==> inputs of v33 <==
Design CPU, start of the top module:
module CPU(
    input Clock,
    input Reset,
    input [15:0] Mem_Data,
	 input SerialValid,
	 input [15:0] SerialDataIn,
	 input [7:0] GamePad,
    output [15:0] Mem_Addr,
    output Mem_Write,
    output [15:0] Data_Out,
	 output [15:0] VGA_Start,
	 output [15:0] VGA_Row,
	 output SerialSend,
	 output SerialRead,
	 output [15:0] SerialDataOut
    );
	 wire [15:0] INS_TO_CPU;
	 wire [4:0] PSR_TO_CPU;
	 wire [3:0] OpCode;
	 wire [3:0] OpExt;
	 wire [3:0] RegIn;
	 wire [3:0] RegA;
	 wire [3:0] RegB;
	 wire [15:0] Immediate;
	 wire [7:0] PCImmediate;
	 wire [1:0] SelALU;
	 wire [15:0] A_to_Mux;
	 wire [15:0] A_to_ALU;
	 wire [15:0] B;
	 wire [15:0] S;
	 wire [15:0] PC_OUT;
	 wire [4:0] ALU_TO_PSR;
	 wire [15:0] Time;
	 CPU_Controller CPU_Control(Clock, Reset, INS_TO_CPU, PSR_TO_CPU, 
											GamePad, SerialDataIn, SerialValid, Time,
											OpCode, OpExt, RegWrite, RegIn, RegA, RegB, 
											Immediate, PCImmediate, SelALU, SelMEM, 
											Mem_Write, PCWrite, PCIncrement, 
											PCReset, IRReset, IRWrite, PSRReset, PSREnable,
											VGAS_R, VGAS_E, VGAR_R, VGAR_E,
											SerialSend, SerialRead);
	 RegFile2 rf(Clock, Reset, RegWrite, RegIn, RegA, RegB, S, A_to_Mux, B);
	 ALUmod brain(A_to_ALU, B, OpCode, S, OpExt, ALU_TO_PSR);
	 BusMux alu_mux(SelALU, Immediate, A_to_Mux, Mem_Data, PC_OUT, A_to_ALU);
	 Mux2 mem_mux(SelMEM, B, PC_OUT, Mem_Addr);
	 program_counter pc(Clock, PCReset, PCIncrement, PCImmediate, S, PCWrite, PC_OUT);
	 Processor_Status_Register psr( Clock, PSRReset, PSREnable, ALU_TO_PSR, PSR_TO_CPU);
	 Reg16 InstructionRegister( Clock, IRReset,IRWrite, Mem_Data, INS_TO_CPU);
	 Reg16 VGASRegister( Clock, VGAS_R, VGAS_E, S, VGA_Start);
	 Reg16 VGARRegister( Clock, VGAR_R, VGAR_E, S, VGA_Row);
	 SystemClock timer(Clock, Reset, Time);
	 assign Data_Out = S;
	 assign SerialDataOut = S;
endmodule
==> flow/config.mk <==
export PLATFORM = sky130hd
export DESIGN_NAME = CPU
export DESIGN_NICKNAME = CPU
export VERILOG_FILES = /design/flow/design.v
export SDC_FILE = /design/flow/constraint.sdc
export NUM_CORES = 4
export LEC_CHECK = 0
export ABC_AREA = 0
export CAP_MARGIN = 20
export CELL_PAD_IN_SITES_GLOBAL_PLACEMENT = 0
export CORE_MARGIN = 2
export CORE_UTILIZATION = 66
export MAX_ROUTING_LAYER = met4
export MIN_ROUTING_LAYER = met1
export SETUP_SLACK_MARGIN = 1.16
export SLEW_MARGIN = 20
export TNS_END_PERCENT = 35
==> flow/constraint.sdc <==
create_clock -name core_clock -period 8.51 [get_ports {Clock}]
set_input_delay 1.7020 -clock core_clock [delete_from_list [all_inputs] [get_ports {Clock}]]
set_output_delay 1.7020 -clock core_clock [all_outputs]
set_load 0.01 [all_outputs]
run.sh (not shown) runs the stock make flow with config.mk's settings and CLKGATE_MAP_FILE=.
==> v5 (differences from v33) <==
==> flow/config.mk (replaced) <==
export PLATFORM = sky130hd
export DESIGN_NAME = CPU
export DESIGN_NICKNAME = CPU
export VERILOG_FILES = /design/flow/design.v
export SDC_FILE = /design/flow/constraint.sdc
export NUM_CORES = 4
export LEC_CHECK = 0
export CAP_MARGIN = 35
export CORE_MARGIN = 5
export CORE_UTILIZATION = 38
export MAX_ROUTING_LAYER = met4
export PLACE_DENSITY = 0.6
export SLEW_MARGIN = 15
==> flow/constraint.sdc (replaced) <==
create_clock -name core_clock -period 13.0 [get_ports {Clock}]
set_input_delay 2.6000 -clock core_clock [delete_from_list [all_inputs] [get_ports {Clock}]]
set_output_delay 2.6000 -clock core_clock [all_outputs]
set_load 0.01 [all_outputs]
==> comparison table <==
| item | v33 | v5 |
|---|---|---|
| Outcome | no timing/DRC/antenna violations | no timing/DRC/antenna violations |
| Setup slack after placement | -0.289 ns | 1.06 ns |
| CP arrival | 6.59 ns | 9.56 ns |
| Total CTS buffers | 38 | 43 |
| Comb pwr share | 47.4% | 41.1% |
| All-Layer GR Usage | 62.2% | 34.2% |
| Worst reg2reg setup slack | 0.23 ns | 4.40 ns |
| Fraction of area in registers | 30.1% | 32.3% |
| Tool warning count | 80 | 75 |
| Share of total power in the clock network | 22.6% | 26.6% |
| Number of antenna cells inserted | 16 | 1 |
| # nets final | 3085 | 2861 |
| Switching Fraction | 43.4% | 42.4% |
| Total Die Area | 37100 um^2 | 66900 um^2 |
| Static Leak | 13.0 nW | 11.7 nW |
| Storage cell area | 8910 um^2 | 8910 um^2 |
| Routed length on met1 | 35.1 mm | 47.1 mm |
| Internal Dissipation | 4.44 mW | 2.72 mW |
| Maximum fanout along the worst path | 7 | 20 |
| Delay contributed by the slowest stage of the critical path | 0.60 ns | 0.71 ns |


==> inputs of job 1689 <==
Starting RTL as in the previous note.
==> flow/config.mk <==
export PLATFORM = sky130hd
export DESIGN_NAME = CPU
export DESIGN_NICKNAME = CPU
export VERILOG_FILES = /design/flow/design.v
export SDC_FILE = /design/flow/constraint.sdc
export NUM_CORES = 4
export LEC_CHECK = 0
export CAP_MARGIN = 20
export CORE_MARGIN = 2
export CORE_UTILIZATION = 65
export SETUP_SLACK_MARGIN = 0.9
export SLEW_MARGIN = 20
export TNS_END_PERCENT = 5
==> flow/constraint.sdc <==
create_clock -name core_clock -period 8.62 [get_ports {Clock}]
set_input_delay 1.7240 -clock core_clock [delete_from_list [all_inputs] [get_ports {Clock}]]
set_output_delay 1.7240 -clock core_clock [all_outputs]
set_load 0.01 [all_outputs]
==> job 903: changes against job 1689 <==
Settings changed: ABC_AREA set to 0, CORE_UTILIZATION 65 to 70, CTS_CLUSTER_DIAMETER set to 201, CTS_CLUSTER_SIZE set to 74, PLACE_DENSITY_LB_ADDON set to 0.0, SETUP_SLACK_MARGIN 0.9 to 1.84, TNS_END_PERCENT 5 to unset.
==> flow/constraint.sdc (replaced) <==
create_clock -name core_clock -period 6.44 [get_ports {Clock}]
set_input_delay 1.2880 -clock core_clock [delete_from_list [all_inputs] [get_ports {Clock}]]
set_output_delay 1.2880 -clock core_clock [all_outputs]
set_load 0.01 [all_outputs]
==> job 2320: changes against job 1689 <==
Settings changed: CORE_UTILIZATION 65 to 40, PLACE_DENSITY set to 0.6, SETUP_SLACK_MARGIN 0.9 to 0.88, TNS_END_PERCENT 5 to unset.
==> flow/constraint.sdc (replaced) <==
create_clock -name core_clock -period 12.8 [get_ports {Clock}]
set_input_delay 2.5600 -clock core_clock [delete_from_list [all_inputs] [get_ports {Clock}]]
set_output_delay 2.5600 -clock core_clock [all_outputs]
set_load 0.01 [all_outputs]
==> job 5888: changes against job 1689 <==
Settings changed: ABC_AREA set to 1, CAP_MARGIN 20 to 0, CELL_PAD_IN_SITES_GLOBAL_PLACEMENT set to 2, CORE_ASPECT_RATIO set to 0.71, CORE_UTILIZATION 65 to 71, CTS_CLUSTER_DIAMETER set to 218, CTS_CLUSTER_SIZE set to 35, SETUP_SLACK_MARGIN 0.9 to 0.37, TNS_END_PERCENT 5 to 15.
==> flow/constraint.sdc (replaced) <==
create_clock -name core_clock -period 11.0 [get_ports {Clock}]
set_input_delay 2.2000 -clock core_clock [delete_from_list [all_inputs] [get_ports {Clock}]]
set_output_delay 2.2000 -clock core_clock [all_outputs]
set_load 0.01 [all_outputs]
==> impl_metrics.ini <==
; implementation run metrics
[global_route]
grt_pass1_vias = 26000

[yosys]
syn_avg_cell_area_um2 = 8.88
synthCells = 2645

[routing]
dr.pass1.iters = 15

[die]
num_rows = 69

[clock_tree]
clkSlewWorstSetupHoldPaths_ns = 0.07
clock_path_buffers = 3

[placement]
port_buffers = 125

[outcome]
status = no timing/DRC/antenna violations

[layout]
final_util_pct = 81.5
(the above is from job 1689)
==> impl_metrics.ini <==
; implementation run metrics
[yosys]
synthCells = 2645
fa_ha_area_share_pct = 4.62
syn_area_um2 = 23500
yosysCellCount = 2645
syn_avg_cell_area_um2 = 8.88

[outcome]
lastStage = global routing (5_1_grt)
error_line = [ERROR GRT-0116] Global routing finished with congestion. Check the congestion regions in the DRC Viewer.
status = did not finish

[die]
num_rows = 67
io_pins = 126
core-area_um2 = 33300

[placement]
port_buffers = 125
place_area_um2 = 29200
hpwlAfterDp_mm = 81.5

[clock_tree]
clock_path_buffers = 3
cts-htree-levels = 1
(the above is from job 903)
==> impl_metrics.ini <==
; implementation run metrics
[yosys]
ys_sh_simple_pct = 16.7

[global_route]
grt_pass1_vias = 22900
overflow = 0
grt.busiest_layer = met2

[placement]
place_ws_ns = 0.742

[layout]
seq_share_pct = 32.5
final_util_pct = 47.3

[routing]
dr.pass1.iters = 10

[outcome]
status = no timing/DRC/antenna violations

[die]
num_rows = 88
io_pins = 126

[clock_tree]
clkSlewWorstSetupHoldPaths_ns = 0.06
clock_path_buffers = 3

[setup_path]
setup.worst_path.end_class = output port
(the above is from job 2320)
==> impl_metrics.ini <==
; implementation run metrics
[outcome]
status = did not finish
lastStage = global placement without I/O (3_1_place_gp_skip_io)
error_line = [ERROR GPL-0301] Utilization 144.265 % exceeds 100%.

[yosys]
ys_sh_mux_pct = 0
top_area_cell = dfrtp_1
numSynthFlops = 356
area_leaders = dfrtp_1 (38%), nand2_1 (19%), o21ai_0 (7.1%)
ys_types = 58
ys_sh_simple_pct = 30.9
fp_nets = 3609
syn_avg_cell_area_um2 = 6.80
top_cells_by_count = nand2_1 (1172), dfrtp_1 (356), inv_1 (350)
ys_sh_xor_pct = 1.22
synthCells = 3481
syn_area_um2 = 23700
ys_chip_area_um2 = 23700

[die]
die_w_um = 221
initCoreUtil_pct = 71.8
die-area_um2 = 34800
num_rows = 56
(the above is from job 5888)
No activity file was given, so power comes from the tool's default toggle rates.
